==> flow/run.sh <==
#!/bin/bash
# the make line also repeats each setting of config.mk as NAME=value (left out here)
make -C /OpenROAD-flow-scripts/flow DESIGN_CONFIG=/design/flow/config.mk WORK_HOME=/design/flow/orfs CLKGATE_MAP_FILE= finish
==> flow/config.mk <==
export PLATFORM = sky130hd
export DESIGN_NAME = softermax
export DESIGN_NICKNAME = softermax
export VERILOG_FILES = /design/flow/design.v
export SDC_FILE = /design/flow/constraint.sdc
export NUM_CORES = 4
export LEC_CHECK = 0
export CAP_MARGIN = 20
export CORE_MARGIN = 2
export CORE_UTILIZATION = 72
export CTS_CLUSTER_SIZE = 17
export PLACE_DENSITY_LB_ADDON = 0.0
export SETUP_SLACK_MARGIN = 3.46
export SLEW_MARGIN = 20
==> flow/constraint.sdc <==
create_clock -name core_clock -period 12.8 [get_ports {clk}]
set_input_delay 2.5600 -clock core_clock [delete_from_list [all_inputs] [get_ports {clk}]]
set_output_delay 2.5600 -clock core_clock [all_outputs]
set_load 0.01 [all_outputs]
==> flow/design.v <==
module pow2_LUT(
    input logic [1:0] selector, 
    output logic [31:0] out
);
always_comb 
begin
    case(selector)
        2'b00: out = 32'b1_0000000000000000000000000000000;
        2'b01: out = 32'b0_1101011101000100111111001100101;
        2'b10: out = 32'b0_1011010100000100111100110011001;
        2'b11: out = 32'b0_1001100000110111111100000101000;
        default: out = 'b0;
    endcase
end
endmodule
module LPW_pow2 #(
    parameter POW_FW = 15, 
    parameter POW_BW = 16,
    parameter BW = 8, 
    parameter FW = 2
)(
    input [BW-1:0] vec_in,
    output [POW_BW-1:0] vec_out
);
wire [BW-1:FW] int_part;
wire [FW-1:0] frac_part;
wire [BW-1:FW] shift_int;
wire [31:0] LUT_out;
wire [31:0] LUT_inter;
wire [BW-1:0] comp_in;
assign comp_in = ~vec_in + 1;
assign int_part = comp_in[BW-1:FW];
assign frac_part = comp_in[FW-1:0];
pow2_LUT LUT(
    .selector(frac_part),
    .out(LUT_out)
);
assign LUT_inter = LUT_out >> int_part;
assign vec_out = LUT_inter[31:16];
endmodule
module pow2 #(
    parameter BW = 8,
    parameter VEC_SIZE = 5,
    parameter FW = 2,
    parameter POW_BW = 16,
    parameter POW_FW = 15
)(
    input [VEC_SIZE-1:0][BW-1:0] vec_in,
    input [BW-1:0] max_in,
    output [VEC_SIZE-1:0][POW_BW-1:0] pow_out
);
wire [VEC_SIZE-1:0][BW-1:0] normed_in;
genvar i;
generate
    for(i = 0; i < VEC_SIZE; i++)
    begin : c
        assign normed_in[i] = vec_in[i] - max_in;
    end
endgenerate
generate
    for (i = 0; i < VEC_SIZE; i++)
    begin : pow_gen
        LPW_pow2 #(.BW(BW), .FW(FW), .POW_BW(POW_BW), .POW_FW(POW_FW)) power_linear (
            .vec_in(normed_in[i]),
            .vec_out(pow_out[i])
        );
    end
endgenerate
endmodule
module int_max #(
    parameter BW = 8,
    parameter FW = 2,
    parameter VEC_SIZE = 5
    )(
    input wire [VEC_SIZE-1:0][BW-1:0] int_max_in,
    output wire [BW-1:0] max_out
);
wire [2*VEC_SIZE-1:1][BW-1:0] int_max_tree;
function [BW-1:0] ciel;
    input [BW-1:0] in_val;
    begin
        if(in_val[FW-1:0] != 0)
        begin
            ciel = {in_val[BW-1:FW], 2'b00} + {{BW-3{1'b0}},3'b100};
        end
        else
        begin
            ciel = {in_val[BW-1:FW], 2'b00};
        end
    end
endfunction
genvar i;
generate
    for(i = 0; i < VEC_SIZE; i = i + 1)
    begin : base
        assign int_max_tree[i + VEC_SIZE] = ciel(int_max_in[i]);
    end
    for(i = VEC_SIZE-1; i > 0; i = i - 1)
    begin : rest
        assign int_max_tree[i] = ($signed(int_max_tree[i*2]) < $signed(int_max_tree[i*2 + 1]))? int_max_tree[i*2+1] : int_max_tree[i*2];
    end
endgenerate
assign max_out = int_max_tree[1];
endmodule
module reduction #(
    parameter BW = 16,
    parameter FW = 15,
    parameter OUT_BW = 16,
    parameter OUT_FW = 6,
    parameter VEC_SIZE = 5
)(
    input wire [VEC_SIZE-1:0][BW-1:0] vec_in,
    output wire [OUT_BW-1:0] vec_out
);
    wire [2*VEC_SIZE-1:1][31:0] tree;
    genvar i;
    generate
        for(i = 0; i < VEC_SIZE; i++)
        begin : a
            assign tree[i + VEC_SIZE] = {{(32-BW){1'b0}}, vec_in[i]};
        end
        for(i = VEC_SIZE-1; i > 0; i--)
        begin : b
            assign tree[i] = tree[2*i] + tree[2*i+1];
        end
    endgenerate
    assign vec_out = tree[1][24:9];
endmodule
module unnormed_softmax #(
    parameter BW = 8,
    parameter FW = 2,
    parameter POW_BW = 16,
    parameter POW_FW = 15,
    parameter ACCUM_BW = 16,
    parameter ACCUM_FW = 6,
    parameter VEC_SIZE = 4
)(
    input [VEC_SIZE-1:0][BW-1:0] vec_in,
    output [VEC_SIZE-1:0][POW_BW-1:0] vec_out,
    output [BW-1:0] max_out,
    output [ACCUM_BW-1:0] sum_out
);
    wire [BW-1:0] max_val;
    int_max #(.BW(BW), .FW(FW), .VEC_SIZE(VEC_SIZE)) max_instance(
        .int_max_in(vec_in),
        .max_out(max_val)
    );
    wire [VEC_SIZE-1:0][POW_BW-1:0] pow_vals;
    pow2 #( .BW(BW), .VEC_SIZE(VEC_SIZE), .FW(FW), .POW_BW(POW_BW), .POW_FW(POW_FW)) pow_2_unit(
        .vec_in(vec_in),
        .max_in(max_val),
        .pow_out(pow_vals)
    );
    wire [ACCUM_BW-1:0] sum;
    reduction #(.BW(POW_BW), .FW(POW_FW), .OUT_BW(ACCUM_BW), .OUT_FW(ACCUM_FW), .VEC_SIZE(VEC_SIZE)) accum_unit(
        .vec_in(pow_vals),
        .vec_out(sum)
    );
    assign vec_out = pow_vals;
    assign sum_out = sum;
    assign max_out = max_val;
endmodule
module reciep_MLUT (
    input logic [3:0] selector,
    output logic [15:0] value
);
always_comb 
begin  
    case(selector)
        'd0: value = 16'b1000000001000001;
        'd1: value = 16'b1111111111100000;
        'd2: value = 16'b1111111111110110;
        'd3: value = 16'b1111111111111011;
        'd4: value = 16'b1111111111111101;
        'd5: value = 16'b1111111111111110;
        'd6: value = 16'b1111111111111111;
        'd7: value = 16'b1111111111111111;
        'd8: value = 16'b0;
        'd9: value = 16'b0; 
        default:
        value = 'b0;
    endcase
end
endmodule
module reciep_CLUT (
    input logic [3:0] selector,
    output logic [31:0] value
);
always_comb 
begin  
    case(selector)
        'd0: value = 32'b00000000000111111111111111000000;
        'd1: value = 32'b00000000000000000001100000000000;
        'd2: value = 32'b00000000000000000000110101010101;
        'd3: value = 32'b00000000000000000000100101010101;
        'd4: value = 32'b00000000000000000000011100110011;
        'd5: value = 32'b00000000000000000000010111011101;
        'd6: value = 32'b00000000000000000000010001001001;
        'd7: value = 32'b00000000000000000000110101010101;
        'd8: value = 32'b00000000000000000000001111000111;
        'd9: value = 32'b00000000000000000000001101100000;
        default:
        value = 'b0;
    endcase
end
endmodule
module norm #(
    parameter BW = 8,
    parameter ACCUM_BW = 16,
    parameter ACCUM_FW = 6,
    parameter VEC_SIZE = 10
)(
    input [VEC_SIZE-1:0][ACCUM_BW-1:0] vec_in,
    input [ACCUM_BW-1:0] denom_in,
    input [BW-1:0] max,
    output [VEC_SIZE-1:0][31:0] vec_out
);
logic [3:0] sel_wire;
assign sel_wire = denom_in[ACCUM_FW+3:ACCUM_FW];
wire [15:0] m_val;
wire [31:0] c_val;
wire [31:0] reciep_val_mult;
wire [31:0] reciep_val;
reciep_MLUT MLUT(
    .selector(sel_wire),
    .value(m_val)
);
reciep_CLUT CLUT(
    .selector(sel_wire),
    .value(c_val)
);
assign reciep_val_mult = m_val *  denom_in;
assign reciep_val = reciep_val_mult + c_val;
wire [VEC_SIZE-1:0][31:0] div_out;
genvar i;
generate
    for(i = 0; i < VEC_SIZE; i++) 
    begin : a
        assign div_out[i] = vec_in[i] * reciep_val;
    end
endgenerate
generate
    for(i = 0; i < VEC_SIZE; i++) 
    begin : p
        assign vec_out[i] = div_out[i];
    end
endgenerate
endmodule
module softermax #(
    parameter BW = 8,
    parameter FW = 2,
    parameter POW_BW = 16,
    parameter POW_FW = 6,
    parameter ACCUM_BW = 16,
    parameter ACCUM_FW = 6,
    parameter VEC_SIZE = 10
)(
    input clk,
    input  [VEC_SIZE*BW-1:0] unnormed_in,
    output [VEC_SIZE*32-1:0] final_softmax
);
    logic [ACCUM_BW-1:0] sum_out;
    logic [VEC_SIZE-1:0][POW_BW-1:0] pow_out;
    logic [BW-1:0] max_out;
    logic [ACCUM_BW-1:0] sum_out_q;
    logic [VEC_SIZE-1:0][POW_BW-1:0] pow_out_q;
    logic [BW-1:0] max_out_q;
    logic [VEC_SIZE-1:0][31:0] soft_out;
    logic [VEC_SIZE-1:0][31:0] soft_out_q;
    logic [VEC_SIZE-1:0][BW-1:0] unnormed_in_q;
    always_ff @(posedge clk)
    begin
        unnormed_in_q <= unnormed_in;
        sum_out_q <= sum_out;
        pow_out_q <= pow_out;
        max_out_q <= max_out;
        soft_out_q <= soft_out;
    end
    unnormed_softmax #(.VEC_SIZE(VEC_SIZE), .BW(BW), .FW(FW), .POW_BW(POW_BW), .POW_FW(POW_FW), .ACCUM_BW(ACCUM_BW), .ACCUM_FW(ACCUM_FW)) unnormed_instance(
        .vec_in(unnormed_in_q),
        .vec_out(pow_out),
        .sum_out(sum_out),
        .max_out(max_out)
    );
    norm #(.VEC_SIZE(VEC_SIZE), .BW(BW), .ACCUM_BW(ACCUM_BW), .ACCUM_FW(ACCUM_FW)) norm_unit(
        .vec_in(pow_out_q),
        .denom_in(sum_out_q),
        .max(max_out_q),
        .vec_out(soft_out)
    );
    assign final_softmax = soft_out_q;
endmodule
==> results of run 1 <==
## layout make-up
| type | instances | share of cell area [%] |
|---|---|---|
| Tap cell | 2656 | 1.99 |
| Sequential cell | 592 | 7.10 |
| Clock inverter | 43 | 0.289 |
| Clock buffer | 96 | 1.25 |
| Multi-Input combinational cell | 11400 | 71.8 |
| Inverter | 3515 | 7.90 |
| Antenna cell | 30 | 0.0449 |
| Timing Repair Buffer | 1830 | 9.63 |
## metrics by stage
stage          setup slack [ns]
2_1_floorplan             -3.44
3_3_place_gp              -3.89
3_5_place_dp              -4.12
4_1_cts                   -3.52
5_1_grt                   -4.59
6_report                  -3.88
## what timing repair did
item / in CTS / in global routing
gates resized: 256 / 184
cloned: 6 / 5
setup endpoints to repair: 396 / 403
pin swaps: 134 / 78
buffers inserted: 84 / 49
## routing by layer
metal,track usage [%],wire length (µm),vias up
li1,-,-,50200
met1,54.9,154000,58200
met2,67.9,198000,7186
met3,10.1,53300,1862
met4,23.8,30900,22
met5,0,150,-
==> notes.md, run 1 <==
impl run done, here's what came out: Max-area cell share=44.8%, status=complete, but fails checks, slowest stage cell, crit path=fa_2, final setup fails=32, flop2flop setup slack=-3.88 ns, Setup crit end=norm_unit.c_val[8], yosys simple share=16.7%, Synthesized Nets=20700, Worst Hold Launch=pow_out_q[144], CTS tree=yes, Die Height=453 µm, final period utilization=130%, routability cong.=0.972, FP Rows=164, critical path arrival=17.30 ns, drt drc=0, Clock Tree Root=clkbuf_16, logic area=120000 µm², initial antenna violation count=25, post-layout instance count excluding filler cells=20100, Post-CTS Hold Fix Bufs=0, max-slew violations=0, Post-synth EDFFs=0, Synth Cell Area=145000 µm², Synth async-reset ratio=0%, most frequent cell after synthesis=inv_1, Init Core Util=72.6%, reg-to-reg critical path endpoint=norm_unit.c_val[8], clock tree buffer depth=3, Post-DRT Antenna Nets=0, GRT Residual Overflow=0, HPWL after detailed placement=324 mm, final core occ=83.7%, DP Area=161000 µm², unrepaired setup endpoints after global routing=yes, Cell Type Count=98, Worst Hold Slack=0.792 ns, Synth Seq Share=8.16%, SO Faults=setup timing, post-synth area from yosys stat=145000 µm², Top logic family=adder cells, CTS H-tree depth=3, pin count of the biggest net entering global routing=77, vias per cell=5.83, total die size=205000 µm², aoi share=4.80%, area grow syn2layout=15.2%, TNS Setup=-112.04 ns, Port Buf Inserts=400, DRT iter0 DRCs=10700, relative slew slack=15.3%, final hold viol count=0, ys cells=16400, cells after synthesis=16400, Top cells by area=fa_1, inv_1, ha_1, dfxtp_1, nand2_1, min cycle time layout=16.68 ns, DR pass1 iterations=8, Synth Flop Type=dfxtp_1, Adders+Majority by Area=53.4%, Critical Path RT=13.42 ns, Die W=453 µm, max_cap viols=0, Multiplexer share=1.09%, TritonCTS Buffers=77, Log Warnings=89, Post-synth top cells=inv_1, fa_1, nand2_1, Syn Area/Cell=8.87 µm², f_max=0.0599 GHz, CP max stage delay=0.57 ns, area leader, netlist=fa_1, Worst Hold Endpoint=soft_out_q[288], Yosys warning total=5, FF+latch count, synth=592, Worst-path clk slew=0.07 ns, Hold Path Depth=2, register area=11900 µm², CP startpoint kind=flip-flop, WS Path Type=flip-flop to flip-flop, Vias=118000, fin nets=21700, Placed Cells=19800, CP delay by family, top=AND-OR/OR-AND gates, clock sink total=592, CP Capture Type=flip-flop, Worst setup startpoint=unnormed_in_q[48], clk ins delay skew pair=0.77 ns, Crit path depth=87, global-route wire length before repair=683 mm, routed length per instance=21.6 µm, maximum fanout along the worst path=7, I/O Pins=401, worst clock skew=0.0490 ns, worst-margin pin slew=1.27 ns, Hold Path Class=flip-flop to flip-flop, final WL=436 mm, fin area=167000 µm², xor+xnor area frac=4.48%, Worst R2R Path Depth=87, fillcell total=11800, Total GRT Usage=43.0%, core area=200000 µm², Worst Path Buf+Inv=16, r2r startpoint=unnormed_in_q[48], setup ws final=-3.88 ns, vias in the first global route=127000
==> run 2, diff against run 1 <==
ABC_AREA = 1   (was not set)
CTS_CLUSTER_DIAMETER = 397   (was not set)
CTS_CLUSTER_SIZE = not set   (was 17)
PLACE_DENSITY = 0.4   (was not set)
PLACE_DENSITY_LB_ADDON = not set   (was 0.0)
SETUP_SLACK_MARGIN = not set   (was 3.46)
clock period = 9.66 ns   (was 12.8 ns; I/O delays follow)
==> run 2 against run 1 <==
Against the previous run:
- the flow now stops in global routing
- synthesized cell count grew 4.8%
- synthesized area shrank 2.4%
- die area shrank 2.3%
==> notes.md, run 2 <==
run results: Top logic family=adder cells, xor+xnor area frac=4.10% (-0.38 points), Max-area cell share=45.9% (+1.1 points), Post-CTS Hold Fix Bufs=0 (unchanged), FP Rows=162 (-1.2%), GRT Residual Overflow=48, Syn Area/Cell=8.27 µm² (-6.8%), Last stage=global routing, first error=[ERROR GRT-0116] Global routing finished with congestion. Check the congestion regions in the DRC Viewer., Init Core Util=72.6% (about the same), clock sink total=592 (unchanged), Total GRT Usage=73.9%, most frequent cell after synthesis=inv_1, ys cells=17200 (+4.8%), Synth Seq Share=8.35% (+0.20 points), FF+latch count, synth=592 (unchanged), Die Height=448 µm (-1.2%), aoi share=4.15% (-0.65 points), Synth Flop Type=dfxtp_1, Synth Cell Area=142000 µm² (-2.4%), total die size=201000 µm² (-2.3%), yosys simple share=15.1% (-1.6 points), cells after synthesis=17200 (+4.8%), Clock Tree Root=clkbuf_16, post-synth area from yosys stat=142000 µm² (-2.4%), DP Area=167000 µm² (+3.8%), Adders+Majority by Area=54.7% (+1.3 points), Die W=448 µm (-1.2%), Post-synth EDFFs=0 (unchanged), Multiplexer share=0.0564% (-1.0 points), CTS H-tree depth=3 (unchanged), core area=195000 µm² (-2.3%), I/O Pins=401 (unchanged), TritonCTS Buffers=77 (unchanged), HPWL after detailed placement=412 mm (+27%), Cell Type Count=62 (-37%), area leader, netlist=fa_1, Synthesized Nets=21500 (+3.8%), routability cong.=1.03 (+5.7%), Placed Cells=21800 (+9.7%), Post-synth top cells=inv_1, nand2_1, fa_1, Top cells by area=fa_1, inv_1, nand2_1, ha_1, dfxtp_1, clock tree buffer depth=3 (unchanged), Yosys warning total=5 (unchanged), Synth async-reset ratio=0% (unchanged), Port Buf Inserts=400 (unchanged), status=did not finish
run 2: routing by layer:
metal	global-route usage (%)	GRT overflow
met5	46.3	2
met3	62.7	19
met1	73.6	0
met2	88.0	4
met4	68.5	23
run 2: stage by stage:
step,hold WS (ns),setup slack (ns)
3_3_place_gp,0.586,-4.68
2_1_floorplan,0.443,-3.95
4_1_cts,0.597,-4.17
3_5_place_dp,0.592,-4.98
run 2: repair_timing:
action                     4_1_cts
gates cloned                     7
pin swaps                      522
setup endpoints to repair      211
buffers inserted               372
gates resized                  767
==> run 3, diff against run 2 <==
ABC_AREA = not set   (was 1)
CTS_CLUSTER_DIAMETER = 282   (was 397)
CTS_CLUSTER_SIZE = 93   (was not set)
PLACE_DENSITY = 0.43   (was 0.4)
SETUP_SLACK_MARGIN = -0.82   (was not set)
clock period = 9.49 ns   (was 9.66 ns; I/O delays follow)
==> run 3 against run 2 <==
Against the previous run:
- the run again fails in global routing
- synthesized cell count shrank 4.5%
- synthesized area grew 2.4%
- die area grew 2.4%
==> notes.md, run 3 <==
run results: status=did not finish, Last stage=global routing, first error=[ERROR GRT-0116] Global routing finished with congestion. Check the congestion regions in the DRC Viewer., TritonCTS Buffers=13 (-83%), GRT Residual Overflow=128, Top cells by area=fa_1, inv_1, ha_1, dfxtp_1, nand2_1, Post-synth EDFFs=0 (unchanged), cells after synthesis=16400 (-4.5%), Adders+Majority by Area=53.4% (-1.3 points), Synth Seq Share=8.16% (-0.20 points), ys cells=16400 (-4.5%), Clock Tree Root=clkbuf_16, Die Height=453 µm (+1.2%), xor+xnor area frac=4.48% (+0.38 points), FF+latch count, synth=592 (unchanged), Post-synth top cells=inv_1, fa_1, nand2_1, clock sink total=592 (unchanged), Synth Flop Type=dfxtp_1, DP Area=170000 µm² (+1.7%), CTS H-tree depth=1 (-2), Init Core Util=72.6% (about the same), area leader, netlist=fa_1, Yosys warning total=5 (unchanged), I/O Pins=401 (unchanged), aoi share=4.80% (+0.65 points), most frequent cell after synthesis=inv_1, Total GRT Usage=67.8%, Max-area cell share=44.8% (-1.1 points), Top logic family=adder cells, Synth Cell Area=145000 µm² (+2.4%), clock tree buffer depth=3 (unchanged), total die size=205000 µm² (+2.4%), Synth async-reset ratio=0% (unchanged), FP Rows=164 (+1.2%), Synthesized Nets=20700 (-3.6%), yosys simple share=16.7% (+1.6 points), Syn Area/Cell=8.87 µm² (+7.3%), routability cong.=1.03 (about the same), Cell Type Count=98 (+58%), Die W=453 µm (+1.2%), Port Buf Inserts=400 (unchanged), post-synth area from yosys stat=145000 µm² (+2.4%), Multiplexer share=1.09% (+1.0 points), core area=200000 µm² (+2.4%), HPWL after detailed placement=419 mm (+1.5%)
run 3: stage by stage:
step	setup TNS (ns)	instances	setup WS, ns	utilization [%]	hold WS, ns
floorplan	-328.56	16400	-6.75	-	0.554
global placement	-577.52	20900	-7.36	85.1	0.751
detailed placement	-705.17	20900	-7.72	85.1	0.770
CTS	-557.18	21000	-6.88	86.7	0.704
run 3: what timing repair did:
action                                  in CTS
buffers inserted                           137
endpoints found under the setup margin     257
hold buffers                                 0
resized                                    352
cloned                                       3
pin swaps                                  215
run 3: metal layers:
layer	GRT overflow	track usage [%]
met3	6	54.2
met2	60	85.0
met5	1	33.7
met1	2	67.2
met4	59	61.7
==> run 4, diff against run 3 <==
CAP_MARGIN = 10   (was 20)
CTS_CLUSTER_DIAMETER = not set   (was 282)
CTS_CLUSTER_SIZE = not set   (was 93)
PLACE_DENSITY = 0.67   (was 0.43)
SETUP_SLACK_MARGIN = 1.07   (was -0.82)
==> run 4 against run 3 <==
Against the previous run:
- synthesized cell count did not move
- die area did not move
- the run again fails in global routing
- synthesized area did not move
==> notes.md, run 4 <==
run results: status=did not finish, Last stage=global routing, first error=[ERROR GRT-0116] Global routing finished with congestion. Check the congestion regions in the DRC Viewer., TritonCTS Buffers=78 (+65), most frequent cell after synthesis=inv_1, Top cells by area=fa_1, inv_1, ha_1, dfxtp_1, nand2_1, Post-synth EDFFs=0 (unchanged), core area=200000 µm² (unchanged), Syn Area/Cell=8.87 µm² (unchanged), Synth async-reset ratio=0% (unchanged), Synth Flop Type=dfxtp_1, Adders+Majority by Area=53.4% (unchanged), Synthesized Nets=20700 (unchanged), Top logic family=adder cells, HPWL after detailed placement=424 mm (+1.2%), I/O Pins=401 (unchanged), xor+xnor area frac=4.48% (unchanged), FP Rows=164 (unchanged), Die W=453 µm (unchanged), Max-area cell share=44.8% (unchanged), Clock Tree Root=clkbuf_16, Yosys warning total=5 (unchanged), total die size=205000 µm² (unchanged), GRT Residual Overflow=7838, aoi share=4.80% (unchanged), clock sink total=592 (unchanged), cells after synthesis=16400 (unchanged), clock tree buffer depth=3 (unchanged), Synth Cell Area=145000 µm² (unchanged), ys cells=16400 (unchanged), Port Buf Inserts=400 (unchanged), Cell Type Count=98 (unchanged), Init Core Util=72.6% (unchanged), Multiplexer share=1.09% (unchanged), Synth Seq Share=8.16% (unchanged), area leader, netlist=fa_1, FF+latch count, synth=592 (unchanged), yosys simple share=16.7% (unchanged), Die Height=453 µm (unchanged), Total GRT Usage=86.5%, post-synth area from yosys stat=145000 µm² (unchanged), CTS H-tree depth=3 (+2), Post-synth top cells=inv_1, fa_1, nand2_1, routability cong.=1.04 (+1.3%)
[run 4: routing by layer]
metal	overflow	global-route usage, %
met5	185	73.3
met3	1638	82.4
met4	1175	72.0
met1	1766	86.4
met2	3074	97.6
[run 4: through the flow]
step / setup WS, ns / area (µm²) / TNS, ns / instances
after CTS: -6.91 / 178000 / -538.90 / 21300
after detailed placement: -7.80 / 172000 / -670.10 / 20900
after global placement: -7.41 / 172000 / -566.18 / 20900
after floorplan: -6.75 / 149000 / -324.42 / 16400
[run 4: what timing repair did]
item,in CTS
setup buffers,182
endpoints found under the setup margin,422
resized,465
hold buffers,0
pin swaps,332
cloned,10
==> run 5, diff against run 4 <==
CAP_MARGIN = 20   (was 10)
CORE_UTILIZATION = 37   (was 72)
PLACE_DENSITY = not set   (was 0.67)
SETUP_SLACK_MARGIN = not set   (was 1.07)
clock period = 27.5 ns   (was 9.49 ns; I/O delays follow)
==> run 5 against run 4 <==
Against the previous run:
- the run now finishes clean
- synthesized cell count is the same
- synthesized area is the same
- die area grew 94%
==> notes.md, run 5 <==
impl run done, here's what came out: CP delay by family, top=adder cells, initial antenna violation count=56, CTS tree=yes, Crit path depth=90, relative slew slack=22.2%, Yosys warning total=5 (unchanged), Crit path top cell by count=inv_1, HPWL after detailed placement=330 mm (-22%), critical path arrival=21.25 ns, Die Height=631 µm (+39%), cells after synthesis=16400 (unchanged), fin nets=20600, Worst setup startpoint=unnormed_in_q[64], routed length per instance=19.9 µm, vias per cell=4.97, area leader, netlist=fa_1, Multiplexer share=1.09% (unchanged), status=no timing/DRC/antenna violations, Critical Path RT=28.22 ns, Log Warnings=86, FP Rows=230 (+40%), Total GRT Usage=22.1%, DR pass1 iterations=6, worst-margin pin slew=1.16 ns, Synthesized Nets=20700 (unchanged), Clock Tree Root=clkbuf_16, TritonCTS Buffers=88 (+13%), Max-area cell share=44.8% (unchanged), final period utilization=74.7%, Worst Hold Endpoint=soft_out_q[224], Synth Cell Area=145000 µm² (unchanged), CP max stage delay=0.82 ns, routability cong.=0.892 (-14%), area grow syn2layout=8.81%, Worst Hold Launch=pow_out_q[112], maximum fanout along the worst path=12, Worst Path Buf+Inv=15, max_cap viols=0, Post-CTS Hold Fix Bufs=0 (unchanged), CP Capture Type=flip-flop, final setup fails=0, Syn Area/Cell=8.87 µm² (unchanged), unrepaired setup endpoints after global routing=no, Worst-path clk slew=0.06 ns, CP startpoint kind=flip-flop, r2r startpoint=unnormed_in_q[64], Setup crit end=norm_unit.c_val[8], Hold Path Class=flip-flop to flip-flop, clk ins delay skew pair=0.89 ns, yosys simple share=16.7% (unchanged), TNS Setup=0 ns, Worst R2R Path Depth=90, Post-synth top cells=inv_1, fa_1, nand2_1, drt drc=0, Cell Type Count=98 (unchanged), CTS H-tree depth=3 (unchanged), Resized Gates After CTS=0 (-100%), worst clock skew=0.107 ns, Adders+Majority by Area=53.4% (unchanged), WS Path Type=flip-flop to flip-flop, min cycle time layout=20.53 ns, Port Buf Inserts=400 (unchanged), Post-DRT Antenna Nets=0, most frequent cell after synthesis=inv_1, Synth Flop Type=dfxtp_1, global-route wire length before repair=682 mm, final WL=428 mm, reg-to-reg critical path endpoint=norm_unit.c_val[8], core area=392000 µm² (+96%), Top cells by area=fa_1, inv_1, ha_1, dfxtp_1, nand2_1, Post-synth EDFFs=0 (unchanged), slowest stage cell, crit path=xor2_1, vias in the first global route=115000, flop2flop setup slack=6.97 ns, clock tree buffer depth=4 (+1), postcts setup bufs=0 (-100%), Hold Path Depth=2, Vias=107000, f_max=0.0487 GHz, Init Core Util=37.1% (-36 points), Top logic family=adder cells, FF+latch count, synth=592 (unchanged), ys cells=16400 (unchanged), GRT Residual Overflow=0, I/O Pins=401 (unchanged), clock sink total=592 (unchanged), max-slew violations=0, xor+xnor area frac=4.48% (unchanged), aoi share=4.80% (unchanged), DRT iter0 DRCs=6789, total die size=398000 µm² (+94%), final hold viol count=0, fillcell total=39300, Synth async-reset ratio=0% (unchanged), Die W=631 µm (+39%), post-synth area from yosys stat=145000 µm² (unchanged), Synth Seq Share=8.16% (unchanged), pin count of the biggest net entering global routing=80
run 5: per-stage QoR:
step / utilization (%) / setup WS, ns / area [µm²] / std cells / hold slack (ns)
6_report: 40.4 / 6.97 / 158000 / 21600 / 0.806
5_1_grt: 40.4 / 5.26 / 158000 / 21500 / 0.833
4_1_cts: 40.4 / 6.96 / 158000 / 21500 / 0.797
3_5_place_dp: 39.6 / 7.06 / 155000 / 21400 / 0.794
3_3_place_gp: 39.6 / 7.08 / 155000 / 21400 / 0.799
2_1_floorplan: - / 9.55 / 145000 / 16400 / 0.571
run 5: cell type report:
type / count / area (µm²) / share of cell area, %
clock buffer: 114 / 2460 / 1.56
timing repair buffer: 677 / 6210 / 3.93
inverter: 3515 / 13200 / 8.34
clock inverter: 42 / 561 / 0.355
sequential: 592 / 11900 / 7.52
tap: 5220 / 6530 / 4.13
antenna: 14 / 35.0 / 0.0222
multi-input combinational: 11400 / 117000 / 74.1
run 5: per-layer routing:
layer	vias to the layer above	global-route usage [%]	share of wire [%]
li1	47900	-	-
met1	55500	30.1	43
met2	3242	36.5	47
met3	563	2.69	6.0
met4	16	7.29	3.6
met5	-	0	0.023
==> run 6, diff against run 5 <==
CORE_UTILIZATION = 68   (was 37)
HOLD_SLACK_MARGIN = -0.07   (was not set)
clock period = 13.5 ns   (was 27.5 ns; I/O delays follow)
==> run 6 against run 5 <==
Against the previous run:
- now fails the layout checks on setup timing
- setup slack worse by 10 ns
- via count is 11% higher
- critical endpoint unchanged
- register-to-register slack worse by 10 ns
- cell area is 5.2% higher
- maximum frequency is 22% higher
==> notes.md, run 6 <==
impl run done, here's what came out: TNS Setup=-93.31 ns (-93.31 ns), CTS H-tree depth=3 (unchanged), Hold Path Class=flip-flop to flip-flop, Critical Path RT=14.13 ns (-14.09 ns), status=complete, but fails checks, FF+latch count, synth=592 (unchanged), Worst Hold Endpoint=soft_out_q[256], ys cells=16400 (unchanged), critical path arrival=17.49 ns (-3.76 ns), DRT iter0 DRCs=10300 (+51%), pin count of the biggest net entering global routing=98 (+23%), Synth Cell Area=145000 µm² (unchanged), Total GRT Usage=42.2% (+20 points), CP startpoint kind=flip-flop, Init Core Util=68.4% (+31 points), cells after synthesis=16400 (unchanged), r2r startpoint=unnormed_in_q[49], Die Height=466 µm (-26%), Synth Flop Type=dfxtp_1, Yosys warning total=5 (unchanged), I/O Pins=401 (unchanged), Worst Path Buf+Inv=13 (-2), routability cong.=0.985 (+10%), Synth async-reset ratio=0% (unchanged), xor+xnor area frac=4.48% (unchanged), global-route wire length before repair=712 mm (+4.3%), vias in the first global route=133000 (+15%), max_cap viols=0 (unchanged), unrepaired setup endpoints after global routing=yes, most frequent cell after synthesis=inv_1, Vias=119000 (+11%), reg-to-reg critical path endpoint=norm_unit.c_val[8], Clock Tree Root=clkbuf_16, maximum fanout along the worst path=7 (-5), Max-area cell share=44.8% (unchanged), Post-synth top cells=inv_1, fa_1, nand2_1, Synth Seq Share=8.16% (unchanged), post-synth area from yosys stat=145000 µm² (unchanged), WS Path Type=flip-flop to flip-flop, Crit path depth=87 (-3.3%), Setup crit end=norm_unit.c_val[8], Port Buf Inserts=400 (unchanged), worst-margin pin slew=1.17 ns (+0.00859 ns), CP max stage delay=0.58 ns (-0.24 ns), post-layout instance count excluding filler cells=20300 (-5.7%), CP delay by family, top=adder cells, Post-synth EDFFs=0 (unchanged), relative slew slack=22.1% (-0.085 points), HPWL after detailed placement=343 mm (+4.0%), area leader, netlist=fa_1, Syn Area/Cell=8.87 µm² (unchanged), Log Warnings=91 (+5.8%), area grow syn2layout=14.4%, TritonCTS Buffers=79 (-10%), worst clock skew=0.0455 ns (-0.0610 ns), SO Faults=setup timing, Worst setup startpoint=unnormed_in_q[49], Multiplexer share=1.09% (unchanged), Worst-path clk slew=0.06 ns (about the same), CTS tree=yes, max-slew violations=0 (unchanged), clock tree buffer depth=3 (-1), final core occ=78.3% (+38 points), final setup fails=32 (+32), final WL=447 mm (+4.4%), FP Rows=169 (-27%), drt drc=0 (unchanged), total die size=217000 µm² (-45%), final hold viol count=0 (unchanged), routed length per instance=22.0 µm (+11%), clk ins delay skew pair=0.77 ns (-0.12 ns), Top cells by area=fa_1, inv_1, ha_1, dfxtp_1, nand2_1, Die W=466 µm (-26%), Worst Hold Launch=pow_out_q[128], clock sink total=592 (unchanged), Hold Path Depth=1 (-1), Synthesized Nets=20700 (unchanged), final period utilization=125% (+50 points), Post-DRT Antenna Nets=0 (unchanged), vias per cell=5.84 (+17%), Cell Type Count=98 (unchanged), fillcell total=13900 (-65%), setup ws final=-3.36 ns (-10.33 ns), core area=212000 µm² (-46%), DR pass1 iterations=7 (+1), Adders+Majority by Area=53.4% (unchanged), Top logic family=adder cells, Worst R2R Path Depth=87 (-3.3%), yosys simple share=16.7% (unchanged), aoi share=4.80% (unchanged), flop2flop setup slack=-3.36 ns (-10.33 ns), min cycle time layout=16.86 ns (-3.67 ns), fin nets=21800 (+5.7%), f_max=0.0593 GHz (+22%), CP Capture Type=flip-flop, initial antenna violation count=24 (-57%), slowest stage cell, crit path=fa_2, GRT Residual Overflow=0 (unchanged), Placed Cells=20100 (-6.1%)
-- run 6: per-stage QoR --
step,setup WS [ns],instance area (µm²),hold slack (ns)
floorplan,-2.74,146000,0.571
global placement,-3.26,161000,0.679
detailed placement,-3.58,161000,0.689
CTS,-2.91,165000,0.688
global route,-4.03,166000,0.665
finish,-3.36,166000,0.657
-- run 6: per-layer routing --
| layer | routed length [µm] | track usage, % |
|---|---|---|
| met1 | 159000 | 52.7 |
| met2 | 208000 | 68.2 |
| met3 | 49600 | 9.72 |
| met4 | 30200 | 23.7 |
| met5 | 94 | 0 |
-- run 6: cell type report --
class / instances / area (µm²) / area share, %
Timing Repair Buffer: 1855 / 15700 / 9.46
Clock buffer: 107 / 2270 / 1.36
Antenna cell: 27 / 67.6 / 0.0406
Tap cell: 2821 / 3530 / 2.12
Clock inverter: 39 / 578 / 0.348
Sequential cell: 592 / 11900 / 7.14
Multi-Input combinational cell: 11400 / 119000 / 71.6
Inverter: 3515 / 13200 / 7.95
-- run 6: what timing repair did --
action                     4_1_cts  5_1_grt
cloned                           0        2
hold buffers                     0        0
pin swaps                       56       97
resized                        145      131
setup endpoints to repair       41       42
setup buffers                   44       36
==> run 7, diff against run 6 <==
CELL_PAD_IN_SITES_DETAIL_PLACEMENT = 0   (was not set)
CORE_UTILIZATION = 72   (was 68)
CTS_CLUSTER_DIAMETER = 203   (was not set)
CTS_CLUSTER_SIZE = 36   (was not set)
GPL_ROUTABILITY_DRIVEN = 1   (was not set)
GPL_TIMING_DRIVEN = 1   (was not set)
HOLD_SLACK_MARGIN = not set   (was -0.07)
PLACE_DENSITY = 0.6   (was not set)
SETUP_SLACK_MARGIN = 2.03   (was not set)
SLEW_MARGIN = 10   (was 20)
clock period = 9.49 ns   (was 13.5 ns; I/O delays follow)
==> run 7 against run 6 <==
Against the previous run:
- the run now fails in global routing
- synthesized area is the same
- synthesized cell count is the same
- die area shrank 5.5%
==> notes.md, run 7 <==
run results: Post-synth EDFFs=0 (unchanged), xor+xnor area frac=4.48% (unchanged), post-synth area from yosys stat=145000 µm² (unchanged), Placed Cells=20900 (+4.1%), Synth async-reset ratio=0% (unchanged), I/O Pins=401 (unchanged), Synth Seq Share=8.16% (unchanged), Adders+Majority by Area=53.4% (unchanged), CTS H-tree depth=1 (-2), Syn Area/Cell=8.87 µm² (unchanged), Synth Cell Area=145000 µm² (unchanged), clock tree buffer depth=3 (unchanged), Post-CTS Hold Fix Bufs=0 (unchanged), Port Buf Inserts=400 (unchanged), DP Area=172000 µm² (+6.3%), FP Rows=164 (-3.0%), first error=[ERROR GRT-0116] Global routing finished with congestion. Check the congestion regions in the DRC Viewer., total die size=205000 µm² (-5.5%), Cell Type Count=98 (unchanged), routability cong.=1.04 (+5.6%), Synthesized Nets=20700 (unchanged), area leader, netlist=fa_1, ys cells=16400 (unchanged), GRT Residual Overflow=132, aoi share=4.80% (unchanged), clock sink total=592 (unchanged), TritonCTS Buffers=23 (-71%), Synth Flop Type=dfxtp_1, Die W=453 µm (-2.8%), Max-area cell share=44.8% (unchanged), core area=200000 µm² (-5.8%), Post-synth top cells=inv_1, fa_1, nand2_1, HPWL after detailed placement=424 mm (+23%), yosys simple share=16.7% (unchanged), cells after synthesis=16400 (unchanged), Die Height=453 µm (-2.8%), Clock Tree Root=clkbuf_16, Init Core Util=72.6% (+4.2 points), Yosys warning total=5 (unchanged), Top cells by area=fa_1, inv_1, ha_1, dfxtp_1, nand2_1, FF+latch count, synth=592 (unchanged), Top logic family=adder cells, Last stage=global routing, status=did not finish, Multiplexer share=1.09% (unchanged), Total GRT Usage=67.0%, most frequent cell after synthesis=inv_1
-- run 7: per-layer routing --
| metal | overflow | GRT usage, % |
|---|---|---|
| met4 | 64 | 61.3 |
| met5 | 0 | 31.5 |
| met3 | 16 | 51.6 |
| met2 | 51 | 84.9 |
| met1 | 1 | 66.9 |
-- run 7: repair_timing --
action	CTS
resized	297
pin swaps	132
setup buffers	81
cloned	5
endpoints found under the setup margin	446
-- run 7: stage by stage --
step	utilization, %	setup WS, ns
2_1_floorplan	-	-6.75
3_3_place_gp	85.8	-7.41
3_5_place_dp	85.8	-7.80
4_1_cts	87.2	-7.00
==> run 8, diff against run 7 <==
CAP_MARGIN = 15   (was 20)
CELL_PAD_IN_SITES_DETAIL_PLACEMENT = not set   (was 0)
CORE_ASPECT_RATIO = 0.7   (was not set)
CTS_CLUSTER_DIAMETER = not set   (was 203)
CTS_CLUSTER_SIZE = 43   (was 36)
GPL_ROUTABILITY_DRIVEN = not set   (was 1)
GPL_TIMING_DRIVEN = not set   (was 1)
PLACE_DENSITY = not set   (was 0.6)
SETUP_SLACK_MARGIN = 3.95   (was 2.03)
SLEW_MARGIN = 20   (was 10)
clock period = 13.5 ns   (was 9.49 ns; I/O delays follow)
==> run 8 against run 7 <==
Against the previous run:
- the layout now fails its checks (setup timing)
- die area about the same
- synthesized area unchanged
- synthesized cell count is the same
==> notes.md, run 8 <==
impl run done, here's what came out: Clock Tree Root=clkbuf_16, clock tree buffer depth=3 (unchanged), CP max stage delay=0.59 ns, final setup fails=32, status=complete, but fails checks, Multiplexer share=1.09% (unchanged), total die size=205000 µm² (about the same), f_max=0.0585 GHz, Synth Seq Share=8.16% (unchanged), DP Area=161000 µm² (-6.2%), vias in the first global route=137000, clock sink total=592 (unchanged), CTS H-tree depth=3 (+2), Vias=123000, CP startpoint kind=flip-flop, Top logic family=adder cells, Worst Hold Endpoint=soft_out_q[224], Init Core Util=72.7% (about the same), Cell Type Count=98 (unchanged), Die W=541 µm (+19%), DR pass1 iterations=7, DRT iter0 DRCs=14500, drt drc=0, fin area=168000 µm², Synth async-reset ratio=0% (unchanged), ys cells=16400 (unchanged), max-slew violations=0, slowest stage cell, crit path=fa_2, Worst-path clk slew=0.07 ns, HPWL after detailed placement=351 mm (-17%), most frequent cell after synthesis=inv_1, area leader, netlist=fa_1, SO Faults=setup timing, post-synth area from yosys stat=145000 µm² (unchanged), cells after synthesis=16400 (unchanged), Synthesized Nets=20700 (unchanged), Post-DRT Antenna Nets=0, critical path arrival=17.66 ns, CP Capture Type=flip-flop, Adders+Majority by Area=53.4% (unchanged), Post-synth EDFFs=0 (unchanged), yosys simple share=16.7% (unchanged), WS Path Type=flip-flop to flip-flop, Hold Path Class=flip-flop to flip-flop, vias per cell=6.11, Port Buf Inserts=400 (unchanged), aoi share=4.80% (unchanged), fillcell total=10500, Worst Hold Launch=pow_out_q[112], min cycle time layout=17.08 ns, Worst setup startpoint=unnormed_in_q[65], Post-CTS Hold Fix Bufs=0 (unchanged), final period utilization=127%, Critical Path RT=14.07 ns, Synth Flop Type=dfxtp_1, Worst Path Buf+Inv=18, routability cong.=0.987 (-5.1%), CP delay by family, top=AND-OR/OR-AND gates, global-route wire length before repair=752 mm, Crit path depth=93, unrepaired setup endpoints after global routing=yes, area grow syn2layout=15.4%, Setup crit end=norm_unit.c_val[8], TNS Setup=-103.27 ns, GRT Residual Overflow=0, Log Warnings=96, setup ws final=-3.58 ns, CTS tree=yes, routed length per instance=24.2 µm, Yosys warning total=5 (unchanged), initial antenna violation count=45, Hold Path Depth=2, TritonCTS Buffers=72 (+210%), Top cells by area=fa_1, inv_1, ha_1, dfxtp_1, nand2_1, reg-to-reg critical path endpoint=norm_unit.c_val[8], Post-synth top cells=inv_1, fa_1, nand2_1, Crit path top cell by count=inv_2, Die Height=380 µm (-16%), Syn Area/Cell=8.87 µm² (unchanged), flop2flop setup slack=-3.58 ns, Worst Hold Slack=0.820 ns, clk ins delay skew pair=0.74 ns, final WL=487 mm, I/O Pins=401 (unchanged), FF+latch count, synth=592 (unchanged), maximum fanout along the worst path=7, final hold viol count=0, max_cap viols=0, pin count of the biggest net entering global routing=113, worst-margin pin slew=1.18 ns, relative slew slack=21.0%, fin nets=21700, Synth Cell Area=145000 µm² (unchanged), Worst R2R Path Depth=93, r2r startpoint=unnormed_in_q[65], xor+xnor area frac=4.48% (unchanged), Total GRT Usage=47.5%, Max-area cell share=44.8% (unchanged), worst clock skew=0.0440 ns, FP Rows=137 (-16%), core area=200000 µm² (about the same)
==> run 8: repair_timing <==
action | CTS | global route
setup buffers | 112 | 67
gates cloned | 5 | 10
pin swaps | 135 | 118
setup endpoints to repair | 402 | 401
resized | 282 | 228
hold endpoints to repair | 0 | 0
==> run 8: cell type report <==
cell class / instances / area, µm² / share of cell area, %
multi-input cells: 11400 / 120000 / 71.8
repair buffers: 1852 / 16300 / 9.75
inverters: 3515 / 13200 / 7.88
flip-flops and latches: 592 / 11900 / 7.09
well taps: 2641 / 3300 / 1.97
clock buffers: 87 / 2010 / 1.20
clock inverters: 43 / 447 / 0.266
diodes: 26 / 65.1 / 0.0388
==> run 8: stage by stage <==
stage / setup WS (ns) / cells / util, %
after floorplan: -2.74 / 16400 / -
after global placement: -3.22 / 19800 / 80.5
after detailed placement: -3.80 / 19800 / 80.5
after CTS: -3.13 / 20000 / 83.0
after global routing: -4.33 / 20100 / 83.9
final: -3.58 / 20100 / 83.9
==> run 8: metal layers <==
layer	track usage (%)	share of wire, %
met5	0	0.055
met3	15.9	15
met1	59.2	33
met4	29.1	8.1
met2	71.9	44
==> run 9, diff against run 8 <==
CAP_MARGIN = 10   (was 15)
CORE_ASPECT_RATIO = 0.52   (was 0.7)
CORE_UTILIZATION = 70   (was 72)
CTS_CLUSTER_SIZE = 35   (was 43)
SETUP_SLACK_MARGIN = 2.43   (was 3.95)
clock period = 14.1 ns   (was 13.5 ns; I/O delays follow)
==> run 9 against run 8 <==
Against the previous run:
- still fails the layout checks on setup timing
- largest cell class unchanged
- non-clock buffer count fell by 84
- die area up 2.9%
- critical path depth unchanged
- critical path type unchanged
- sequential share of layout area is 0.082 points higher
- first-iteration DRC count grew 14%
- synthesized cell count is the same
- utilization down 3.4 points
==> notes.md, run 9 <==
impl run done, here's what came out: final core occ=80.5% (-3.4 points), CP Capture Type=flip-flop, Synthesized Nets=20700 (unchanged), Total GRT Usage=48.2% (+0.74 points), Synth Seq Share=8.16% (unchanged), drt drc=0 (unchanged), I/O Pins=401 (unchanged), Multiplexer share=1.09% (unchanged), slowest stage cell, crit path=fa_1, final WL=506 mm (+3.8%), relative slew slack=19.1% (-2.0 points), worst clock skew=0.0543 ns (+0.0103 ns), CTS H-tree depth=3 (unchanged), final setup fails=32 (unchanged), final hold viol count=0 (unchanged), post-layout instance count excluding filler cells=20200 (+0.055%), final period utilization=122% (-4.6 points), Yosys warning total=5 (unchanged), HPWL after detailed placement=374 mm (+6.6%), CTS tree=yes, setup ws final=-3.09 ns (+0.495 ns), ys cells=16400 (unchanged), WS Path Type=flip-flop to flip-flop, cells after synthesis=16400 (unchanged), CP startpoint kind=flip-flop, fillcell total=12000 (+15%), Max-area cell share=44.8% (unchanged), initial antenna violation count=35 (-22%), FF+latch count, synth=592 (unchanged), yosys simple share=16.7% (unchanged), DRT iter0 DRCs=16500 (+14%), Worst Path Buf+Inv=16 (-2), f_max=0.0582 GHz (-0.61%), area grow syn2layout=14.2%, Top logic family=adder cells, Clock Tree Root=clkbuf_16, Log Warnings=91 (-5.2%), post-synth area from yosys stat=145000 µm² (unchanged), pin count of the biggest net entering global routing=83 (-27%), aoi share=4.80% (unchanged), unrepaired setup endpoints after global routing=yes, routability cong.=1.01 (+2.4%), Hold Path Class=flip-flop to flip-flop, Adders+Majority by Area=53.4% (unchanged), xor+xnor area frac=4.48% (unchanged), worst-margin pin slew=1.21 ns (+0.0294 ns), clock sink total=592 (unchanged), Synth Cell Area=145000 µm² (unchanged), Worst Hold Launch=pow_out_q[32], Die W=636 µm (+18%), DP Area=160000 µm² (-0.44%), Worst setup startpoint=unnormed_in_q[72], GRT Residual Overflow=0 (unchanged), Worst R2R Path Depth=93 (unchanged), Post-DRT Antenna Nets=0 (unchanged), Setup crit end=norm_unit.c_val[8], Worst Hold Endpoint=soft_out_q[64], Hold Path Depth=2 (unchanged), vias per cell=6.15 (+0.53%), SO Faults=setup timing, reg-to-reg critical path endpoint=norm_unit.c_val[8], status=complete, but fails checks, routed length per instance=25.1 µm (+3.8%), max-slew violations=0 (unchanged), clock tree buffer depth=3 (unchanged), Syn Area/Cell=8.87 µm² (unchanged), core area=206000 µm² (+3.1%), global-route wire length before repair=774 mm (+2.9%), critical path arrival=17.77 ns (+0.11 ns), Worst Hold Slack=0.826 ns (+0.00564 ns), fin nets=21700 (-0.40%), FP Rows=120 (-12%), Port Buf Inserts=400 (unchanged), CP delay by family, top=adder cells, flop2flop setup slack=-3.09 ns (+0.50 ns), TritonCTS Buffers=68 (-5.6%), area leader, netlist=fa_1, total die size=211000 µm² (+2.9%), clk ins delay skew pair=0.76 ns (+0.02 ns), fin area=166000 µm² (-1.1%), most frequent cell after synthesis=inv_1, CP max stage delay=0.61 ns (+0.02 ns), Top cells by area=fa_1, inv_1, ha_1, dfxtp_1, nand2_1, maximum fanout along the worst path=6 (-1), Synth Flop Type=dfxtp_1, Post-synth EDFFs=0 (unchanged), Worst-path clk slew=0.08 ns (about the same), Vias=124000 (+0.58%), Placed Cells=19900 (+0.39%), r2r startpoint=unnormed_in_q[72], Critical Path RT=14.68 ns (+0.61 ns), min cycle time layout=17.19 ns (+0.105 ns), dpl ws=-3.32 ns (+0.481 ns), Post-synth top cells=inv_1, fa_1, nand2_1, Crit path depth=93 (unchanged), vias in the first global route=136000 (-0.71%), Synth async-reset ratio=0% (unchanged), Init Core Util=70.5% (-2.2 points), DR pass1 iterations=12 (+5), Cell Type Count=98 (unchanged), Die Height=333 µm (-12%), max_cap viols=0 (unchanged)
## run 9: per-stage QoR
stage | setup TNS (ns)
after detailed placement | -90.78
after global routing | -107.43
final | -86.81
after floorplan | -49.75
after CTS | -68.41
after global placement | -77.30
## run 9: final cells by class
class / instances / area (µm²) / area share [%]
Multi-Input combinational cell: 11400 / 120000 / 72.1
Tap cell: 2745 / 3430 / 2.07
Inverter: 3515 / 13200 / 7.97
Antenna cell: 24 / 60.1 / 0.0362
Sequential cell: 592 / 11900 / 7.17
Timing Repair Buffer: 1768 / 15400 / 9.28
Clock inverter: 39 / 413 / 0.249
Clock buffer: 84 / 1880 / 1.13
## run 9: what timing repair did
action | CTS | global route
hold endpoints to repair | 0 | 0
gates cloned | 4 | 6
hold buffers | 0 | 0
setup buffers | 92 | 35
pin swaps | 98 | 78
gates resized | 264 | 150
setup endpoints to repair | 162 | 151
## run 9: metal layers
layer / GRT usage [%] / wire length, µm / vias to the layer above
li1: - / - / 50000
met3: 20.2 / 86600 / 2930
met2: 67.6 / 203000 / 10900
met1: 63.2 / 178000 / 60000
met5: 0.0449 / 315 / -
met4: 27.3 / 37700 / 34
==> run 10, diff against run 9 <==
CAP_MARGIN = 20   (was 10)
CELL_PAD_IN_SITES_DETAIL_PLACEMENT = 0   (was not set)
CORE_ASPECT_RATIO = not set   (was 0.52)
CORE_UTILIZATION = 72   (was 70)
CTS_CLUSTER_DIAMETER = 258   (was not set)
CTS_CLUSTER_SIZE = 36   (was 35)
GPL_ROUTABILITY_DRIVEN = 1   (was not set)
GPL_TIMING_DRIVEN = 1   (was not set)
PLACE_DENSITY = 0.6   (was not set)
SETUP_SLACK_MARGIN = -0.94   (was 2.43)
SLEW_MARGIN = 10   (was 20)
clock period = 9.49 ns   (was 14.1 ns; I/O delays follow)
==> run 10 against run 9 <==
Against the previous run:
- the run now fails in global routing
- die area decreased by 2.8%
- synthesized cell count unchanged
- synthesized area unchanged
==> notes.md, run 10 <==
run results: status=did not finish, Last stage=global routing, first error=[ERROR GRT-0232] Routing congestion too high. Check the congestion heatmap in the GUI., ys cells=16400 (unchanged), xor+xnor area frac=4.48% (unchanged), FF+latch count, synth=592 (unchanged), cells after synthesis=16400 (unchanged), post-synth area from yosys stat=145000 µm² (unchanged), Port Buf Inserts=400 (unchanged), Post-synth EDFFs=0 (unchanged), routability cong.=1.04 (+3.2%), clock tree buffer depth=3 (unchanged), TritonCTS Buffers=20 (-71%), Syn Area/Cell=8.87 µm² (unchanged), most frequent cell after synthesis=inv_1, area leader, netlist=fa_1, Max-area cell share=44.8% (unchanged), Die W=453 µm (-29%), GRT Residual Overflow=143, Synth async-reset ratio=0% (unchanged), Yosys warning total=5 (unchanged), Multiplexer share=1.09% (unchanged), Top cells by area=fa_1, inv_1, ha_1, dfxtp_1, nand2_1, Cell Type Count=98 (unchanged), HPWL after detailed placement=412 mm (+10%), FP Rows=164 (+37%), DP Area=171000 µm² (+6.7%), I/O Pins=401 (unchanged), Total GRT Usage=75.4%, CTS H-tree depth=1 (-2), yosys simple share=16.7% (unchanged), Synth Flop Type=dfxtp_1, Synth Cell Area=145000 µm² (unchanged), total die size=205000 µm² (-2.8%), Adders+Majority by Area=53.4% (unchanged), Die Height=453 µm (+36%), Post-synth top cells=inv_1, fa_1, nand2_1, Post-CTS Hold Fix Bufs=0 (unchanged), Top logic family=adder cells, Synthesized Nets=20700 (unchanged), Init Core Util=72.6% (+2.1 points), Synth Seq Share=8.16% (unchanged), core area=200000 µm² (-2.9%), aoi share=4.80% (unchanged), clock sink total=592 (unchanged), Clock Tree Root=clkbuf_16
==> run 10: repair_timing <==
| action | 4_1_cts |
|---|---|
| buffers inserted | 107 |
| setup endpoints to repair | 220 |
| gates resized | 313 |
| pin swaps | 187 |
==> run 10: layer usage <==
| metal | global-route usage [%] | overflow |
|---|---|---|
| met4 | 65.9 | 63 |
| met3 | 64.3 | 17 |
| met1 | 75.9 | 14 |
| met5 | 50.4 | 1 |
| met2 | 90.1 | 48 |
==> run 10: per-stage QoR <==
stage / std cells / TNS, ns / hold slack (ns) / util [%] / setup WS (ns)
after CTS: 21100 / -534.10 / 0.717 / 86.8 / -6.90
after detailed placement: 21000 / -665.29 / 0.680 / 85.4 / -7.64
after floorplan: 16400 / -332.48 / 0.554 / - / -6.75
after global placement: 21000 / -525.43 / 0.755 / 85.4 / -7.14
==> run 11, diff against run 10 <==
CELL_PAD_IN_SITES_DETAIL_PLACEMENT = not set   (was 0)
CTS_CLUSTER_DIAMETER = 366   (was 258)
CTS_CLUSTER_SIZE = 17   (was 36)
GPL_ROUTABILITY_DRIVEN = not set   (was 1)
GPL_TIMING_DRIVEN = not set   (was 1)
PLACE_DENSITY = not set   (was 0.6)
PLACE_DENSITY_LB_ADDON = 0.0   (was not set)
SETUP_SLACK_MARGIN = 3.46   (was -0.94)
SLEW_MARGIN = 20   (was 10)
clock period = 11.9 ns   (was 9.49 ns; I/O delays follow)
==> run 11 against run 10 <==
Against the previous run:
- the layout now fails its checks (setup timing)
- synthesized area unchanged
- die area unchanged
- synthesized cell count unchanged
==> notes.md, run 11 <==
impl run done, here's what came out: clock tree buffer depth=3 (unchanged), core area=200000 µm² (unchanged), Post-synth EDFFs=0 (unchanged), Post-DRT Antenna Nets=0, vias per cell=5.79, CTS tree=yes, Highest Signal Layer=met5, Multiplexer share=1.09% (unchanged), Synth async-reset ratio=0% (unchanged), WS Path Type=flip-flop to flip-flop, Placed Cells=20200 (-3.7%), aoi share=4.80% (unchanged), Crit path top cell by count=inv_1, logic area=120000 µm², yosys simple share=16.7% (unchanged), Setup crit end=norm_unit.c_val[8], flop2flop setup slack=-4.53 ns, Worst-path clk slew=0.11 ns, Init Core Util=72.6% (unchanged), global-route wire length before repair=676 mm, Port Buf Inserts=400 (unchanged), Hold Path Class=flip-flop to flip-flop, TNS Setup=-137.34 ns, unrepaired setup endpoints after global routing=yes, Worst Hold Launch=pow_out_q[32], Worst Path Buf+Inv=14, clk ins delay skew pair=0.78 ns, Top cells by area=fa_1, inv_1, ha_1, dfxtp_1, nand2_1, Syn Area/Cell=8.87 µm² (unchanged), Synth Flop Type=dfxtp_1, area grow syn2layout=16.2%, maximum fanout along the worst path=7, min cycle time layout=16.43 ns, Die Height=453 µm (unchanged), max_cap viols=0, Yosys warning total=5 (unchanged), final core occ=84.4%, vias in the first global route=127000, Cell Type Count=98 (unchanged), Synth Cell Area=145000 µm² (unchanged), relative slew slack=23.0%, FF+latch count, synth=592 (unchanged), register area=11900 µm², CP delay by family, top=AND-OR/OR-AND gates, Hold Path Depth=2, f_max=0.0609 GHz, initial antenna violation count=29, cells after synthesis=16400 (unchanged), Synthesized Nets=20700 (unchanged), Clock Tree Root=clkbuf_16, area leader, netlist=fa_1, final WL=430 mm, Synth Seq Share=8.16% (unchanged), WL met3=50.8 mm, post-synth area from yosys stat=145000 µm² (unchanged), final setup fails=42, M1 WL=155 mm, reg-to-reg critical path endpoint=norm_unit.c_val[8], max-slew violations=0, CP Capture Type=flip-flop, HPWL after detailed placement=335 mm (-19%), critical path arrival=17.09 ns, slowest stage cell, crit path=fa_1, Critical Path RT=12.55 ns, clock sink total=592 (unchanged), DRT iter0 DRCs=10700, DR pass1 iterations=8, Vias=118000, pin count of the biggest net entering global routing=75, fillcell total=11500, GRT Residual Overflow=0, post-layout instance count excluding filler cells=20400, status=complete, but fails checks, Top logic family=adder cells, xor+xnor area frac=4.48% (unchanged), worst clock skew=0.0510 ns, most frequent cell after synthesis=inv_1, Post-CTS Hold Fix Bufs=0 (unchanged), Adders+Majority by Area=53.4% (unchanged), final hold viol count=0, final period utilization=138%, I/O Pins=401 (unchanged), CTS H-tree depth=2 (+1), CP startpoint kind=flip-flop, routability cong.=0.977 (-6.4%), routed length per instance=21.1 µm, FP Rows=164 (unchanged), Total GRT Usage=42.5%, Post-synth top cells=inv_1, fa_1, nand2_1, Worst setup startpoint=unnormed_in_q[49], Log Warnings=89, drt drc=0, total die size=205000 µm² (unchanged), Worst R2R Path Depth=86, Crit path depth=86, SO Faults=setup timing, ys cells=16400 (unchanged), CP max stage delay=0.54 ns, TritonCTS Buffers=40 (+100%), worst-margin pin slew=1.15 ns, Max-area cell share=44.8% (unchanged), Worst Hold Endpoint=soft_out_q[64], met2 WL=195 mm, setup ws final=-4.53 ns, Die W=453 µm (unchanged), r2r startpoint=unnormed_in_q[49], fin nets=22000
run 11: metal layers:
layer / vias up / global-route usage (%)
met5: - / 0
met4: 26 / 22.9
met3: 1640 / 10.6
met2: 7028 / 66.8
met1: 58500 / 54.4
li1: 50800 / -
run 11: what timing repair did:
item	4_1_cts	5_1_grt
setup endpoints to repair	416	429
resized	187	228
pin swaps	100	125
gates cloned	1	10
setup buffers	37	92
run 11: cell type report:
type	count	share of cell area (%)
clock buffer	41	0.595
antenna	33	0.0489
inverter	3515	7.83
clock inverter	4	0.0296
sequential	592	7.03
timing repair inverter	1	0.00445
multi-input combinational	11400	71.2
tap	2656	1.97
timing repair buffer	2177	11.2
run 11: stage by stage:
step	hold slack [ns]	worst slack, ns	cell area, µm²
after global placement	0.743	-4.70	164000
after CTS	0.775	-4.37	166000
after floorplan	0.554	-4.34	147000
after global routing	0.804	-5.30	169000
final	0.778	-4.53	169000
after detailed placement	0.751	-4.86	164000
==> run 12, diff against run 11 <==
CORE_UTILIZATION = 32   (was 72)
CTS_CLUSTER_DIAMETER = not set   (was 366)
CTS_CLUSTER_SIZE = not set   (was 17)
PLACE_DENSITY_LB_ADDON = not set   (was 0.0)
SETUP_SLACK_MARGIN = not set   (was 3.46)
clock period = 17.1 ns   (was 11.9 ns; I/O delays follow)
==> run 12 against run 11 <==
Against the previous run:
- count of clock-buffer cells in the layout is 71 higher
- die area is 120% higher
- critical endpoint unchanged
- setup slack better by 4.9 ns
- maximum frequency is 2.0% lower
- now clean on timing, DRC and antenna
- via count is 7.4% lower
- clock skew is 0.058 ns higher
- cell area is 3.1% lower
==> notes.md, run 12 <==
impl run done, here's what came out: status=no timing/DRC/antenna violations, most frequent cell after synthesis=inv_1, Worst Hold Slack=0.820 ns (+0.0424 ns), Worst Path Buf+Inv=13 (-1), unrepaired setup endpoints after global routing=yes, final setup fails=0 (-100%), Post-synth EDFFs=0 (unchanged), Syn Area/Cell=8.87 µm² (unchanged), pin count of the biggest net entering global routing=98 (+31%), yosys simple share=16.7% (unchanged), Clock Tree Root=clkbuf_16, Synth Cell Area=145000 µm² (unchanged), Crit path top cell by count=fa_1, cells after synthesis=16400 (unchanged), final period utilization=98.0% (-40 points), Post-DRT Antenna Nets=0 (unchanged), Die W=678 µm (+50%), Crit path depth=85 (-1.2%), Port Buf Inserts=400 (unchanged), CP delay by family, top=adder cells, Adders+Majority by Area=53.4% (unchanged), WS Path Type=flip-flop to flip-flop, total die size=459000 µm² (+120%), CP max stage delay=0.60 ns (+0.06 ns), relative slew slack=10.8% (-12 points), reg-to-reg critical path endpoint=norm_unit.c_val[8], TritonCTS Buffers=90 (+130%), dpl ws=-0.696 ns (+4.17 ns), Total GRT Usage=19.7% (-23 points), Setup crit end=norm_unit.c_val[8], critical path arrival=17.47 ns (+0.38 ns), Worst-path clk slew=0.06 ns (-0.05 ns), Top cells by area=fa_1, inv_1, ha_1, dfxtp_1, nand2_1, worst-margin pin slew=1.33 ns (+0.175 ns), vias in the first global route=117000 (-7.7%), clock tree buffer depth=4 (+1), fin nets=21000 (-4.7%), Synth async-reset ratio=0% (unchanged), Log Warnings=87 (-2.2%), Die Height=678 µm (+50%), r2r startpoint=unnormed_in_q[56], Worst Hold Endpoint=soft_out_q[256], Hold Path Depth=2 (unchanged), FP Rows=247 (+51%), post-synth area from yosys stat=145000 µm² (unchanged), CTS H-tree depth=3 (+1), Top logic family=adder cells, Hold Path Class=flip-flop to flip-flop, Cell Type Count=98 (unchanged), clock sink total=592 (unchanged), Vias=109000 (-7.4%), logic area=118000 µm² (-1.6%), final WL=446 mm (+3.8%), aoi share=4.80% (unchanged), Multiplexer share=1.09% (unchanged), flop2flop setup slack=0.34 ns (+4.87 ns), CP startpoint kind=flip-flop, DR pass1 iterations=6 (-2), clk ins delay skew pair=0.89 ns (+0.11 ns), DRT iter0 DRCs=6975 (-35%), slowest stage cell, crit path=fa_2, vias per cell=4.81 (-17%), global-route wire length before repair=702 mm (+3.8%), Worst Hold Launch=pow_out_q[128], CTS tree=yes, setup ws final=0.339 ns (+4.87 ns), Synth Seq Share=8.16% (unchanged), worst clock skew=0.109 ns (+0.0581 ns), routability cong.=0.892 (-8.7%), I/O Pins=401 (unchanged), maximum fanout along the worst path=7 (unchanged), min cycle time layout=16.76 ns (+0.329 ns), fillcell total=46200 (+300%), Critical Path RT=17.81 ns (+5.26 ns), ys cells=16400 (unchanged), CP Capture Type=flip-flop, max_cap viols=0 (unchanged), Init Core Util=32.1% (-41 points), FF+latch count, synth=592 (unchanged), xor+xnor area frac=4.48% (unchanged), register area=11900 µm² (about the same), GRT Residual Overflow=0 (unchanged), Max-area cell share=44.8% (unchanged), Worst setup startpoint=unnormed_in_q[56], HPWL after detailed placement=346 mm (+3.2%), area grow syn2layout=12.6%, DP Area=159000 µm² (-3.1%), Post-synth top cells=inv_1, fa_1, nand2_1, fin area=164000 µm² (-3.1%), drt drc=0 (unchanged), initial antenna violation count=58 (+100%), routed length per instance=19.6 µm (-6.8%), area leader, netlist=fa_1, Worst R2R Path Depth=85 (-1.2%), Yosys warning total=5 (unchanged), Synth Flop Type=dfxtp_1, f_max=0.0597 GHz (-2.0%), final hold viol count=0 (unchanged), max-slew violations=0 (unchanged), core area=452000 µm² (+130%), Synthesized Nets=20700 (unchanged)
## run 12: per-layer routing
layer  global-route usage (%)  routed length, µm
met1                     27.3             197000
met2                     32.0             206000
met3                     2.79              29300
met4                     5.60              14000
met5                        0                122
## run 12: what timing repair did
item                                    in CTS  in global routing
gates resized                               61                218
hold buffers                                 0                  0
setup buffers                               13                 30
endpoints found under the setup margin      24                 26
cloned                                       0                  1
pin swaps                                   24                100
## run 12: through the flow
stage	setup TNS (ns)	utilization [%]	std cells
3_5_place_dp	-8.73	35.1	22500
5_1_grt	-6.70	36.2	22700
4_1_cts	0	35.9	22700
3_3_place_gp	-4.88	35.1	22500
2_1_floorplan	0	-	16400
6_report	0	36.2	22700
## run 12: layout make-up
cell class / instances / area share [%]
Multi-Input combinational cell: 11400 / 72.4
Clock buffer: 112 / 1.53
Timing Repair Buffer: 1084 / 5.85
Inverter: 3515 / 8.07
Clock inverter: 47 / 0.348
Antenna cell: 18 / 0.0275
Sequential cell: 592 / 7.26
Tap cell: 5976 / 4.57
